// a_filter_reference_32x11
module a_filter_reference_32x11(
    input [31:0] x_in,
    input clk,
    input [5:0] reset,
    output [31:0] y_out);
Size in the first run: about 8600 cells after synthesis, about 71 I/O pins, roughly 63000 sq um of cells after synthesis.
Settings: LEC_CHECK=0, ABC_AREA=1, CAP_MARGIN=20, CELL_PAD_IN_SITES_GLOBAL_PLACEMENT=3, CORE_ASPECT_RATIO=1.1, CORE_MARGIN=2, CORE_UTILIZATION=40, CTS_CLUSTER_DIAMETER=182, GPL_ROUTABILITY_DRIVEN=0, GPL_TIMING_DRIVEN=0, MIN_ROUTING_LAYER=met2, PLACE_DENSITY=0.59, SETUP_SLACK_MARGIN=0.74, SLEW_MARGIN=40; clock period 9.22 ns.
run.sh (not shown) runs the stock make flow with config.mk's settings and CLKGATE_MAP_FILE=.
The first run finished clean.
Edit:
- ABC_AREA: 1 -> default
- CELL_PAD_IN_SITES_GLOBAL_PLACEMENT: 3 -> default
- CORE_ASPECT_RATIO: 1.1 -> default
- CTS_CLUSTER_DIAMETER: 182 -> default
- GPL_ROUTABILITY_DRIVEN: 0 -> default
- GPL_TIMING_DRIVEN: 0 -> default
- HOLD_SLACK_MARGIN: default -> 0.23
- MIN_ROUTING_LAYER: met2 -> default
- PLACE_DENSITY: 0.59 -> default
- SETUP_SLACK_MARGIN: 0.74 -> default
After rerunning:
- The new run passed the timing, DRC and antenna checks
- flip-flop count is unchanged
- critical path depth increases by 5
- cell area decreases by 13%
- synthesized area decreases by 13%
- cell count decreases by 24%
Edit:
- CORE_UTILIZATION: 40 -> 28
- HOLD_SLACK_MARGIN: 0.23 -> default
- SLEW_MARGIN: 40 -> 20
- clock period: 9.22 -> 8.86 ns (I/O delays scaled with it)
- flip-flop count does not change
- core utilization decreases by 13 points
- wire length goes down by 1.2%
- via count decreases by 0.64%
Edit:
- CORE_UTILIZATION: 28 -> 70
- CTS_CLUSTER_DIAMETER: default -> 201
- CTS_CLUSTER_SIZE: default -> 41
- clock period: 8.86 -> 4.37 ns (I/O delays scaled with it)
=> With this change the flow failed in global routing (5_1_grt). Die area went down by 60%. Synthesized cell count is unchanged. Synthesized area is unchanged.
Edit:
- CORE_ASPECT_RATIO: default -> 0.91
- CORE_UTILIZATION: 70 -> 72
- CTS_CLUSTER_DIAMETER: 201 -> default
- CTS_CLUSTER_SIZE: 41 -> default
- clock period: 4.37 -> 7.5 ns (I/O delays scaled with it)
Effect: The changed run ran to the end with violations: negative setup slack; die size drops by a few percent; synthesized area does not change; synthesized cell count stays the same.
Edit:
- CORE_ASPECT_RATIO: 0.91 -> default
- CORE_UTILIZATION: 72 -> 40
- clock period: 7.5 -> 8.86 ns (I/O delays scaled with it)
The new run finished with timing, DRC and antenna clean.
Flip-flop count stays the same.
Non-clock buffer count fell by 268.

* * *

a_filter_reference_32x11 again, from the RTL that the note above started with.
Settings: LEC_CHECK=0, ABC_AREA=1, CAP_MARGIN=20, CORE_MARGIN=2, CORE_UTILIZATION=72, CTS_CLUSTER_SIZE=90, MAX_ROUTING_LAYER=met4, PLACE_DENSITY=0.67, SETUP_SLACK_MARGIN=1.93, SLEW_MARGIN=20; clock period 7.46 ns.
The first run ended with an error in global routing (ODB-0269).
==> next run, changes <==
ABC_AREA = not set   (was 1)
CORE_UTILIZATION = 66   (was 72)
CTS_CLUSTER_SIZE = not set   (was 90)
MAX_ROUTING_LAYER = not set   (was met4)
PLACE_DENSITY = not set   (was 0.67)
SETUP_SLACK_MARGIN = not set   (was 1.93)
clock period = 9.92 ns   (was 7.46 ns; I/O delays follow)
What happened: The new run produced a clean layout; area after synthesis decreases by 13%; die area decreases by 4.6%; synthesized cell count drops by 26%.
==> next run, changes <==
CORE_UTILIZATION = 40   (was 66)
SETUP_SLACK_MARGIN = 2.51   (was not set)
clock period = 8.86 ns   (was 9.92 ns; I/O delays follow)
Area after synthesis stays the same.
Cell area is higher by 13%.
Hold slack gets worse by 0.012 ns.
Setup slack gets better by 0.086 ns.
Via count is higher by 2.8%.
Wire length is higher by 11%.
Core utilization is lower by 22 points.
Cell count is higher by 12%.
Count of clock-buffer cells in the layout is higher by 14.
Critical path depth is higher by 2.
First-iteration DRC count is lower by about 24%.
==> next run, changes <==
CORE_UTILIZATION = 66   (was 40)
SETUP_SLACK_MARGIN = not set   (was 2.51)
clock period = 7.46 ns   (was 8.86 ns; I/O delays follow)
Result:
- With this change the flow finished but failed the layout checks on negative setup slack
- cell area fell by a few percent
- cell count decreases by a few percent
- wire length decreases slightly

* * *

a_filter_reference_32x11 again, from the RTL that the note above started with.
Design a_filter_reference_32x11, start of the top module:
module a_filter_reference_32x11(
    input [31:0] x_in,
    input clk,
    input [5:0] reset,
    output [31:0] y_out);
clock: 6.45 ns
lec_check: 0
abc_area: 1
cap_margin: 15
core_aspect_ratio: 0.83
core_margin: 2
core_utilization: 46
cts_cluster_size: 85
gpl_routability_driven: 0
gpl_timing_driven: 1
setup_slack_margin: -0.16
slew_margin: 15
The baseline reached the layout checks and failed them: negative setup slack.
==> next run, changes <==
==> flow/config.mk (replaced) <==
export PLATFORM = sky130hd
export DESIGN_NAME = a_filter_reference_32x11
export DESIGN_NICKNAME = a_filter_reference_32x11
export VERILOG_FILES = /design/flow/design.v
export SDC_FILE = /design/flow/constraint.sdc
export NUM_CORES = 4
export LEC_CHECK = 0
export CAP_MARGIN = 20
export CORE_MARGIN = 2
export CORE_UTILIZATION = 9
export SLEW_MARGIN = 20
==> flow/constraint.sdc (replaced) <==
create_clock -name core_clock -period 9.92 [get_ports {clk}]
set_input_delay 1.9840 -clock core_clock [delete_from_list [all_inputs] [get_ports {clk}]]
set_output_delay 1.9840 -clock core_clock [all_outputs]
set_load 0.01 [all_outputs]
Outcome: The changed run went through all stages and came out clean; sequential share of layout area increases by 2.2 points; via count decreases by a quarter to a third; routed wire length decreases by well over a third.
==> next run, changes <==
--- a/flow/config.mk
+++ b/flow/config.mk
@@ -10 +10,2 @@
-export CORE_UTILIZATION = 9
+export CORE_UTILIZATION = 72
+export PLACE_DENSITY_LB_ADDON = 0.0
==> flow/constraint.sdc (replaced) <==
create_clock -name core_clock -period 8.38 [get_ports {clk}]
set_input_delay 1.6760 -clock core_clock [delete_from_list [all_inputs] [get_ports {clk}]]
set_output_delay 1.6760 -clock core_clock [all_outputs]
set_load 0.01 [all_outputs]
Result: The new run ran to the end with violations: negative setup slack. Via count is higher by 7.4%. Routed wire length is lower by 1.3%. Sequential share of layout area is higher by 1.8 points. Worst setup slack gets worse by 0.57 ns. Non-clock buffer count is higher by 120. Die size is lower by 87%. Final area is lower by about 10%. Area after synthesis stays the same.
==> next run, changes <==
--- a/flow/config.mk
+++ b/flow/config.mk
@@ -10,2 +10 @@
-export CORE_UTILIZATION = 72
-export PLACE_DENSITY_LB_ADDON = 0.0
+export CORE_UTILIZATION = 66
==> flow/constraint.sdc (replaced) <==
create_clock -name core_clock -period 7.43 [get_ports {clk}]
set_input_delay 1.4860 -clock core_clock [delete_from_list [all_inputs] [get_ports {clk}]]
set_output_delay 1.4860 -clock core_clock [all_outputs]
set_load 0.01 [all_outputs]
The new run reached the layout checks and failed them: negative setup slack.
Critical path depth does not change.
Sequential share of layout area goes down by 0.79 points.

* * *

a_filter_reference_32x11 again, from the RTL that the note above started with.
clock: 9.22 ns
lec_check: 0
cap_margin: 20
core_aspect_ratio: 1.1
core_margin: 2
core_utilization: 40
gpl_routability_driven: 0
gpl_timing_driven: 0
hold_slack_margin: 0.23
slew_margin: 40
Then changed:
Settings changed: CELL_PAD_IN_SITES_GLOBAL_PLACEMENT set to 3, CTS_CLUSTER_DIAMETER set to 182, MIN_ROUTING_LAYER set to met2, PLACE_DENSITY_LB_ADDON set to 0.29, SETUP_SLACK_MARGIN set to 0.74.
After rerunning: Synthesized area does not change; global-route usage climbs by 14 points.
Then changed:
Settings changed: CELL_PAD_IN_SITES_GLOBAL_PLACEMENT 3 to not set, CORE_ASPECT_RATIO 1.1 to not set, CORE_UTILIZATION 40 to 52, CTS_CLUSTER_DIAMETER 182 to not set, CTS_CLUSTER_SIZE set to 95, GPL_ROUTABILITY_DRIVEN 0 to not set, GPL_TIMING_DRIVEN 0 to not set, HOLD_SLACK_MARGIN 0.23 to not set, MIN_ROUTING_LAYER met2 to not set, PLACE_DENSITY_LB_ADDON 0.29 to not set, SETUP_SLACK_MARGIN 0.74 to not set, SLEW_MARGIN 40 to 20.
Clock period 9.22 ns to 5.59 ns, I/O delays scaled along.
Effect: This time the run finished but failed the layout checks on negative setup slack. Count of clock-buffer cells in the layout fell by 14. Worst setup slack is worse by 2.7 ns. Design area grows by 28%. Die size shrinks by 23%. Via count came out lower by 18%. Worst hold slack is worse by 0.011 ns.

* * *

Starting RTL as in the previous note.
export LEC_CHECK = 0
export CAP_MARGIN = 20
export CELL_PAD_IN_SITES_GLOBAL_PLACEMENT = 3
export CORE_ASPECT_RATIO = 1.1
export CORE_MARGIN = 2
export CORE_UTILIZATION = 40
export CTS_CLUSTER_DIAMETER = 182
export GPL_ROUTABILITY_DRIVEN = 0
export GPL_TIMING_DRIVEN = 0
export HOLD_SLACK_MARGIN = 0.23
export SETUP_SLACK_MARGIN = 0.74
export SLEW_MARGIN = 40
create_clock -name core_clock -period 9.22 [get_ports {clk}]
==> next run, changes <==
- CELL_PAD_IN_SITES_GLOBAL_PLACEMENT: 3 -> not set
- CORE_ASPECT_RATIO: 1.1 -> not set
- CORE_UTILIZATION: 40 -> 59
- CTS_CLUSTER_DIAMETER: 182 -> not set
- GPL_ROUTABILITY_DRIVEN: 0 -> not set
- GPL_TIMING_DRIVEN: 0 -> not set
- HOLD_SLACK_MARGIN: 0.23 -> not set
- SETUP_SLACK_MARGIN: 0.74 -> not set
- SLEW_MARGIN: 40 -> 20
- clock period: 9.22 -> 4.37 ns (I/O delays scaled with it)
=> This time the run finished but fails on setup timing. Worst setup slack got worse by 3.8 ns. Clock skew barely changes. Via count went up by about 23%. Clock-buffer cell count shrinks by 7. Die area came out lower by about 30%. Final cell count climbs by 11%. Cell area grows by about 28%.
